Design axi_timer_counter_top, start of the top module:
module axi_timer_counter_top #(
  parameter AXI_ADDR_BW_p = 12     
) (
  input logic  clk,
  input logic  rst_n,
  input logic [AXI_ADDR_BW_p-1:0] i_axi_awaddr,
  input logic  i_axi_awvalid,
  input logic [31:0] i_axi_wdata,
  input logic i_axi_wvalid,
  input logic i_axi_bready,
  input logic [AXI_ADDR_BW_p-1:0] i_axi_araddr,
  input logic i_axi_arvalid,
  input logic i_axi_rready,
  output logic o_axi_awready,
  output logic o_axi_wready,
  output logic [1:0] o_axi_bresp,
  output logic o_axi_bvalid,
  output logic o_axi_arready,
  output logic [31:0] o_axi_rdata,
  output logic [1:0] o_axi_rresp,
  output logic o_axi_rvalid,
  output logic o_cnt0_done,
  output logic o_cnt1_done
);
  logic s_cnt0_en;
  logic s_cnt0_reload;
  logic s_cnt0_count_up;
  logic [31:0] s_cnt0_load_value;
  logic [31:0] s_cnt0_compare_value;
  logic [31:0] s_cnt0_value;
  logic s_cnt1_en;
  logic s_cnt1_reload;
  logic s_cnt1_count_up;
  logic s_cnt1_src;
  logic [31:0] s_cnt1_load_value;
  logic [31:0] s_cnt1_compare_value;
  logic [31:0] s_cnt1_value;
  axi_timer #(
    .AXI_ADDR_BW_p ( AXI_ADDR_BW_p )
  ) axi_timer_inst (
    .clk                  ( clk                   ),
    .rst_n                ( rst_n                 ),
    .i_axi_awaddr         ( i_axi_awaddr          ),
    .i_axi_awvalid        ( i_axi_awvalid         ),
    .i_axi_wdata          ( i_axi_wdata           ),
    .i_axi_wvalid         ( i_axi_wvalid          ),
    .i_axi_bready         ( i_axi_bready          ),
    .i_axi_araddr         ( i_axi_araddr          ),
    .i_axi_arvalid        ( i_axi_arvalid         ),
    .i_axi_rready         ( i_axi_rready          ),
    .o_axi_awready        ( o_axi_awready         ),
    .o_axi_wready         ( o_axi_wready          ),
    .o_axi_bresp          ( o_axi_bresp           ),
    .o_axi_bvalid         ( o_axi_bvalid          ),
    .o_axi_arready        ( o_axi_arready         ),
    .o_axi_rdata          ( o_axi_rdata           ),
    .o_axi_rresp          ( o_axi_rresp           ),
    .o_axi_rvalid         ( o_axi_rvalid          ),
  ...
clock: 4.81 ns
lec_check: 0
abc_area: 1
cap_margin: 20
cell_pad_in_sites_detail_placement: 2
cell_pad_in_sites_global_placement: 1
core_aspect_ratio: 0.5
core_margin: 9
core_utilization: 43
cts_cluster_diameter: 232
cts_cluster_size: 54
gpl_routability_driven: 0
hold_slack_margin: 0.3
max_routing_layer: met5
place_density_lb_addon: 0.12
slew_margin: 5
tns_end_percent: 15
run.sh (not shown) runs the stock make flow with config.mk's settings and CLKGATE_MAP_FILE=.
The starting point ended with an error in 3_5_place_dp (DPL-0033).
Next try:
Settings changed: CELL_PAD_IN_SITES_DETAIL_PLACEMENT 2 to 0, CELL_PAD_IN_SITES_GLOBAL_PLACEMENT 1 to 0, CORE_ASPECT_RATIO 0.5 to default, CORE_MARGIN 9 to 2, CORE_UTILIZATION 43 to 72, CTS_CLUSTER_DIAMETER 232 to default, PLACE_DENSITY_LB_ADDON 0.12 to 0.08, TNS_END_PERCENT 15 to 85.
Clock period 4.81 ns to 2.85 ns, I/O delays scaled along.
After rerunning: With this change the flow finished clean; area after synthesis is unchanged; synthesized cell count stays the same; die size drops by about 50%.
Next try:
Settings changed: ABC_AREA 1 to 0, CELL_PAD_IN_SITES_GLOBAL_PLACEMENT 0 to 1, CORE_UTILIZATION 72 to 57.
Clock period 2.85 ns to 3.0 ns, I/O delays scaled along.
=> Cell area went down by 4.2%. Global-route usage is lower by 8.4 points. Critical path depth grows by 1. Count of clock-buffer cells in the layout drops by 2.
Next try:
Settings changed: ABC_AREA 0 to 1, CELL_PAD_IN_SITES_GLOBAL_PLACEMENT 1 to 0, CORE_UTILIZATION 57 to 72, PLACE_DENSITY_LB_ADDON 0.08 to 0.04, SLEW_MARGIN 5 to 40.
Clock period 3.0 ns to 2.45 ns, I/O delays scaled along.
Outcome: Synthesized area came out higher by about a fifth. Worst setup slack gains 0.0066 ns. Via count went up by well over a third. Clock-buffer cell count went up by 8. Final area rose by a little under a tenth. Synthesized cell count goes up by well over a third. Die area goes down by roughly a tenth. Combinational power is higher by well over a third.
Next try:
Settings changed: ABC_AREA 1 to 0, CTS_CLUSTER_SIZE 54 to 72, HOLD_SLACK_MARGIN 0.3 to -0.09, SETUP_SLACK_MARGIN from default to 0.24, SLEW_MARGIN 40 to 25.
Clock period 2.45 ns to 2.41 ns, I/O delays scaled along.
After rerunning:
- This time the run stopped in 4_1_cts
- die size fell by 12%
- synthesized cell count fell by 37%
- synthesized area fell by 12%
Next try:
Settings changed: CORE_UTILIZATION 72 to 71, CTS_CLUSTER_SIZE 72 to 22, GPL_ROUTABILITY_DRIVEN 0 to 1, HOLD_SLACK_MARGIN -0.09 to 0.3, PLACE_DENSITY from default to 0.66, PLACE_DENSITY_LB_ADDON 0.04 to default, SETUP_SLACK_MARGIN 0.24 to default, SLEW_MARGIN 25 to 5.
Clock period 2.41 ns to 5.54 ns, I/O delays scaled along.
With this change the flow produced a clean layout.
Die size is higher by 1.4%.
Synthesized area stays the same.
Synthesized cell count is unchanged.

* * *

axi_timer_counter_top again, from the RTL that the note above started with.
clock: 2.41 ns
lec_check: 0
abc_area: 1
cap_margin: 20
cell_pad_in_sites_detail_placement: 0
cell_pad_in_sites_global_placement: 0
core_margin: 2
core_utilization: 72
cts_cluster_size: 54
gpl_routability_driven: 0
hold_slack_margin: 0.3
max_routing_layer: met5
place_density_lb_addon: 0.08
setup_slack_margin: 0.23
slew_margin: 25
tns_end_percent: 85
The starting point reached the layout checks and failed them: negative setup slack.
Rerun with:
Settings changed: ABC_AREA 1 to not set, CELL_PAD_IN_SITES_DETAIL_PLACEMENT 0 to not set, CELL_PAD_IN_SITES_GLOBAL_PLACEMENT 0 to not set, CORE_UTILIZATION 72 to 8, CTS_CLUSTER_SIZE 54 to not set, GPL_ROUTABILITY_DRIVEN 0 to not set, HOLD_SLACK_MARGIN 0.3 to not set, MAX_ROUTING_LAYER met5 to not set, PLACE_DENSITY_LB_ADDON 0.08 to not set, SETUP_SLACK_MARGIN 0.23 to not set, SLEW_MARGIN 25 to 20, TNS_END_PERCENT 85 to not set.
Clock period 2.41 ns to 5.91 ns, I/O delays scaled along.
After rerunning:
- This time the run finished with timing, DRC and antenna clean
- total power goes down by 60%
- cell count came out higher by 36%
- design area drops by 8.0%
- clock skew falls by 11 ps
- die size climbs to 7.6 times its value
- sequential power fell by 59%
- first-iteration DRC count falls by 73%
- non-clock buffer count goes down by 103
- routed wire length decreases by 29%
- maximum frequency went down by 36%
- critical path depth climbs by 1
Rerun with:
Settings changed: CORE_UTILIZATION 8 to 70, CTS_CLUSTER_SIZE set to 31, SETUP_SLACK_MARGIN set to 0.88.
Clock period 5.91 ns to 3.1 ns, I/O delays scaled along.
What happened: The new run stopped in global routing (5_1_grt), error DPL-0038. Synthesized cell count does not change. Die size decreases by about 90%. Area after synthesis stays the same.
Rerun with:
Settings changed: CORE_UTILIZATION 70 to 71, PLACE_DENSITY_LB_ADDON set to 0.11, SETUP_SLACK_MARGIN 0.88 to not set.
Clock period 3.1 ns to 2.95 ns, I/O delays scaled along.
Result: The changed run completed and failed the layout checks on negative setup slack. Area after synthesis does not change. Die area came out lower by about 1.4%. Synthesized cell count does not change.

* * *

axi_timer_counter_top again, from the RTL that the note above started with.
Settings: LEC_CHECK=0, CAP_MARGIN=20, CORE_ASPECT_RATIO=1.49, CORE_MARGIN=2, CORE_UTILIZATION=70, SLEW_MARGIN=20; clock period 5.0 ns.
The baseline finished with timing, DRC and antenna clean.
Edit:
Settings changed: CORE_ASPECT_RATIO 1.49 to unset, PLACE_DENSITY set to 0.38.
Clock period 5.0 ns to 3.34 ns, I/O delays scaled along.
Result: Total power rose by 55%. Setup slack gets worse by 0.95 ns. Clock-buffer cell count fell by 1. Synthesized area does not change. Utilization rose by 2.7 points.
Edit:
Settings changed: CORE_UTILIZATION 70 to 30, PLACE_DENSITY 0.38 to unset.
Clock period 3.34 ns to 4.34 ns, I/O delays scaled along.
The new run finished clean. Worst setup slack gains 0.57 ns. Wire length rises by 5.2%. Sequential cell count does not change. Utilization went down by 48 points. Die size came out higher by 130%. Area after synthesis is unchanged. Synthesized cell count does not change. Clock-buffer cell count decreases by 4. Register-to-register slack improves by 0.57 ns. Fmax shrinks by 12%.
Edit:
Settings changed: CORE_UTILIZATION 30 to 66.
Clock period 4.34 ns to 2.49 ns, I/O delays scaled along.
What happened: The new run ended with an error in global routing; synthesized area does not change; die size fell by 54%; synthesized cell count stays the same.
Edit:
Settings changed: CORE_UTILIZATION 66 to 40.
Clock period 2.49 ns to 3.51 ns, I/O delays scaled along.
Outcome: This time the run ran to the end with no violations; synthesized cell count stays the same; die area climbs by well over a third; synthesized area does not change.
Edit:
Settings changed: CORE_UTILIZATION 40 to 68, CTS_CLUSTER_SIZE set to 31, SETUP_SLACK_MARGIN set to 0.88.
Clock period 3.51 ns to 3.1 ns, I/O delays scaled along.
Result: This time the run died in global routing; die size fell by about 40%; area after synthesis stays the same; synthesized cell count is unchanged.

* * *

Starting RTL as in the previous note.
clock: 2.59 ns
lec_check: 0
cap_margin: 5
core_margin: 2
core_utilization: 72
cts_cluster_size: 17
place_density: 0.64
setup_slack_margin: -0.19
slew_margin: 20
The first run stopped in 5_1_grt.
Rerun with:
--- a/flow/config.mk
+++ b/flow/config.mk
@@ -8 +8 @@
-export CAP_MARGIN = 5
+export CAP_MARGIN = 20
@@ -10,4 +10 @@
-export CORE_UTILIZATION = 72
-export CTS_CLUSTER_SIZE = 17
-export PLACE_DENSITY = 0.64
-export SETUP_SLACK_MARGIN = -0.19
+export CORE_UTILIZATION = 40
==> flow/constraint.sdc (replaced) <==
create_clock -name core_clock -period 5.0 [get_ports {clk}]
set_input_delay 1.0000 -clock core_clock [delete_from_list [all_inputs] [get_ports {clk}]]
set_output_delay 1.0000 -clock core_clock [all_outputs]
set_load 0.01 [all_outputs]
The new run completed with no timing, DRC or antenna violations.
Area after synthesis stays the same.
Die size went up by 78%.
Synthesized cell count is unchanged.
Rerun with:
--- a/flow/config.mk
+++ b/flow/config.mk
@@ -8,0 +9,2 @@
+export CELL_PAD_IN_SITES_DETAIL_PLACEMENT = 2
+export CELL_PAD_IN_SITES_GLOBAL_PLACEMENT = 3
After rerunning: Combinational power goes up by about 3%. Sequential share of layout area falls by 0.31 points. Worst setup slack gains 0.29 ns. Cell area goes up by 0.84%. Critical path depth goes up by 1. Cell count went up by 0.36%. Synthesized cell count does not change. Area after synthesis is unchanged. Non-clock buffer count rises by 2.

* * *

## umber
axi_timer_counter_top again, from the RTL that the note above started with.
==> flow/config.mk <==
export PLATFORM = sky130hd
export DESIGN_NAME = axi_timer_counter_top
export DESIGN_NICKNAME = axi_timer_counter_top
export VERILOG_FILES = /design/flow/design.v
export SDC_FILE = /design/flow/constraint.sdc
export NUM_CORES = 4
export LEC_CHECK = 0
export CAP_MARGIN = 5
export CORE_MARGIN = 2
export CORE_UTILIZATION = 69
export CTS_CLUSTER_SIZE = 17
export SETUP_SLACK_MARGIN = 0.74
export SLEW_MARGIN = 20
==> flow/constraint.sdc <==
create_clock -name core_clock -period 2.59 [get_ports {clk}]
set_input_delay 0.5180 -clock core_clock [delete_from_list [all_inputs] [get_ports {clk}]]
set_output_delay 0.5180 -clock core_clock [all_outputs]
set_load 0.01 [all_outputs]
Status(umber) = ERROR, stage = clock tree synthesis (4_1_cts)
Modified inputs, fjord compared to umber
diff --git a/flow/config.mk b/flow/config.mk
--- a/flow/config.mk
+++ b/flow/config.mk
@@ -8 +8 @@
-export CAP_MARGIN = 5
+export CAP_MARGIN = 20
@@ -10,3 +10 @@
-export CORE_UTILIZATION = 69
-export CTS_CLUSTER_SIZE = 17
-export SETUP_SLACK_MARGIN = 0.74
+export CORE_UTILIZATION = 40
==> flow/constraint.sdc <==
create_clock -name core_clock -period 4.34 [get_ports {clk}]
set_input_delay 0.8680 -clock core_clock [delete_from_list [all_inputs] [get_ports {clk}]]
set_output_delay 0.8680 -clock core_clock [all_outputs]
set_load 0.01 [all_outputs]
### Flow results
- Cmp fjord vs umber: die size higher in fjord
- Instance count after placement with tap cells included in fjord is 1.2% above umber.
- fjord finished every step from synthesis to the final layout, and the layout passed the timing, design-rule and antenna checks.
- umber has a lower vertical die dimension than fjord.
- Re instance area after placement: umber and fjord aren't equal, and the higher value belongs to umber.
Changes in indigo relative to fjord:
diff --git a/flow/config.mk b/flow/config.mk
--- a/flow/config.mk
+++ b/flow/config.mk
@@ -10 +10,2 @@
-export CORE_UTILIZATION = 40
+export CORE_UTILIZATION = 62
+export CTS_CLUSTER_SIZE = 100
==> flow/constraint.sdc <==
create_clock -name core_clock -period 3.35 [get_ports {clk}]
set_input_delay 0.6700 -clock core_clock [delete_from_list [all_inputs] [get_ports {clk}]]
set_output_delay 0.6700 -clock core_clock [all_outputs]
set_load 0.01 [all_outputs]
==> results <==
- For die footprint, dividing the value from indigo by the value from fjord gives 0.65.
- From fjord to indigo the numbers moved as follows: pin count of the biggest net entering global routing shrank by 65, x dimension of the die shrank by 19%, final period demand of the worst path shrank by 400 ps.
- fjord → indigo: layout overhead on the synthesized area saw a decrease; setup-violating endpoint count in the final report saw little to no change; number of logic stages on the critical path including buffering saw an increase; total chip power saw an increase.
diff inputs: indigo => garnet
diff --git a/flow/config.mk b/flow/config.mk
--- a/flow/config.mk
+++ b/flow/config.mk
@@ -7,0 +8 @@
+export ABC_AREA = 1
@@ -10,2 +11,3 @@
-export CORE_UTILIZATION = 62
-export CTS_CLUSTER_SIZE = 100
+export CORE_UTILIZATION = 68
+export CTS_CLUSTER_DIAMETER = 88
+export HOLD_SLACK_MARGIN = -0.09
==> flow/constraint.sdc <==
create_clock -name core_clock -period 3.07 [get_ports {clk}]
set_input_delay 0.6140 -clock core_clock [delete_from_list [all_inputs] [get_ports {clk}]]
set_output_delay 0.6140 -clock core_clock [all_outputs]
set_load 0.01 [all_outputs]
Notes after the runs:
in -> reg as the worst hold path class was reported by garnet, and reg -> reg by indigo.
In the tables for indigo and garnet, area reported by Yosys stat reads lower with indigo.
More vias were needed by garnet than by indigo.
Per the comparison of garnet with indigo, number of iterations in the first detailed-routing pass went up 1; total routed wirelength went up 27%.
First-pass GRT wire length for garnet: about 26% up relative to indigo
Summary of garnet over indigo: finished layout cell area higher; combinational fraction of design power higher.
[inputs] violet vs garnet
diff --git a/flow/config.mk b/flow/config.mk
--- a/flow/config.mk
+++ b/flow/config.mk
@@ -8 +8 @@
-export ABC_AREA = 1
+export ABC_AREA = 0
@@ -12 +12,2 @@
-export CTS_CLUSTER_DIAMETER = 88
+export CTS_CLUSTER_DIAMETER = 197
+export CTS_CLUSTER_SIZE = 20
@@ -13,0 +15 @@
+export SETUP_SLACK_MARGIN = 0.64
==> flow/constraint.sdc <==
create_clock -name core_clock -period 2.41 [get_ports {clk}]
set_input_delay 0.4820 -clock core_clock [delete_from_list [all_inputs] [get_ports {clk}]]
set_output_delay 0.4820 -clock core_clock [all_outputs]
set_load 0.01 [all_outputs]
--- outcome ---
The run showing the smaller area reported by Yosys stat is violet. violet is listed as incomplete: the tool reported an error in clock tree synthesis (4_1_cts) and the run ended there. A largest family of logic cells by area of AND-OR/OR-AND gates is what violet shows, while simple AND/OR/NAND/NOR gates belongs to garnet. Taking violet over garnet, the floorplan die height ratio works out to 0.938. violet vs garnet: total placed instance area up slightly.

* * *

Starting RTL as in the previous note.
export LEC_CHECK = 0
export CAP_MARGIN = 5
export CORE_MARGIN = 2
export CORE_UTILIZATION = 72
export CTS_CLUSTER_DIAMETER = 96
export CTS_CLUSTER_SIZE = 50
export SETUP_SLACK_MARGIN = 0.74
export SLEW_MARGIN = 20
create_clock -name core_clock -period 2.59 [get_ports {clk}]
The baseline stopped in clock tree synthesis (4_1_cts) on DPL-0038.
Next try:
- CORE_UTILIZATION: 72 -> 70
- CTS_CLUSTER_DIAMETER: 96 -> 234
Outcome:
- This time the run aborted during global routing (5_1_grt)
- synthesized cell count is unchanged
- area after synthesis stays the same
- die size climbs by a few percent
Next try:
- CAP_MARGIN: 5 -> 20
- CORE_UTILIZATION: 70 -> 52
- CTS_CLUSTER_DIAMETER: 234 -> default
- CTS_CLUSTER_SIZE: 50 -> default
- SETUP_SLACK_MARGIN: 0.74 -> default
- clock period: 2.59 -> 3.81 ns (I/O delays scaled with it)
Outcome:
- With this change the flow produced a clean layout
- die area rose by 34%
- synthesized cell count is unchanged
- synthesized area does not change
Next try:
- CORE_UTILIZATION: 52 -> 69
- CTS_CLUSTER_SIZE: default -> 17
- SETUP_SLACK_MARGIN: default -> -0.25
- clock period: 3.81 -> 3.29 ns (I/O delays scaled with it)
The new run completed, yet does not pass: negative setup slack.
Setup slack loses 0.34 ns.
Maximum frequency went up by 5.4%.
Wire length went down by about 3.3%.
Synthesized cell count stays the same.
Clock skew went up by 0.0061 ns.
Final cell count went down by about 5%.
Power figures rest on the tool's default switching activity, not on a simulated workload.
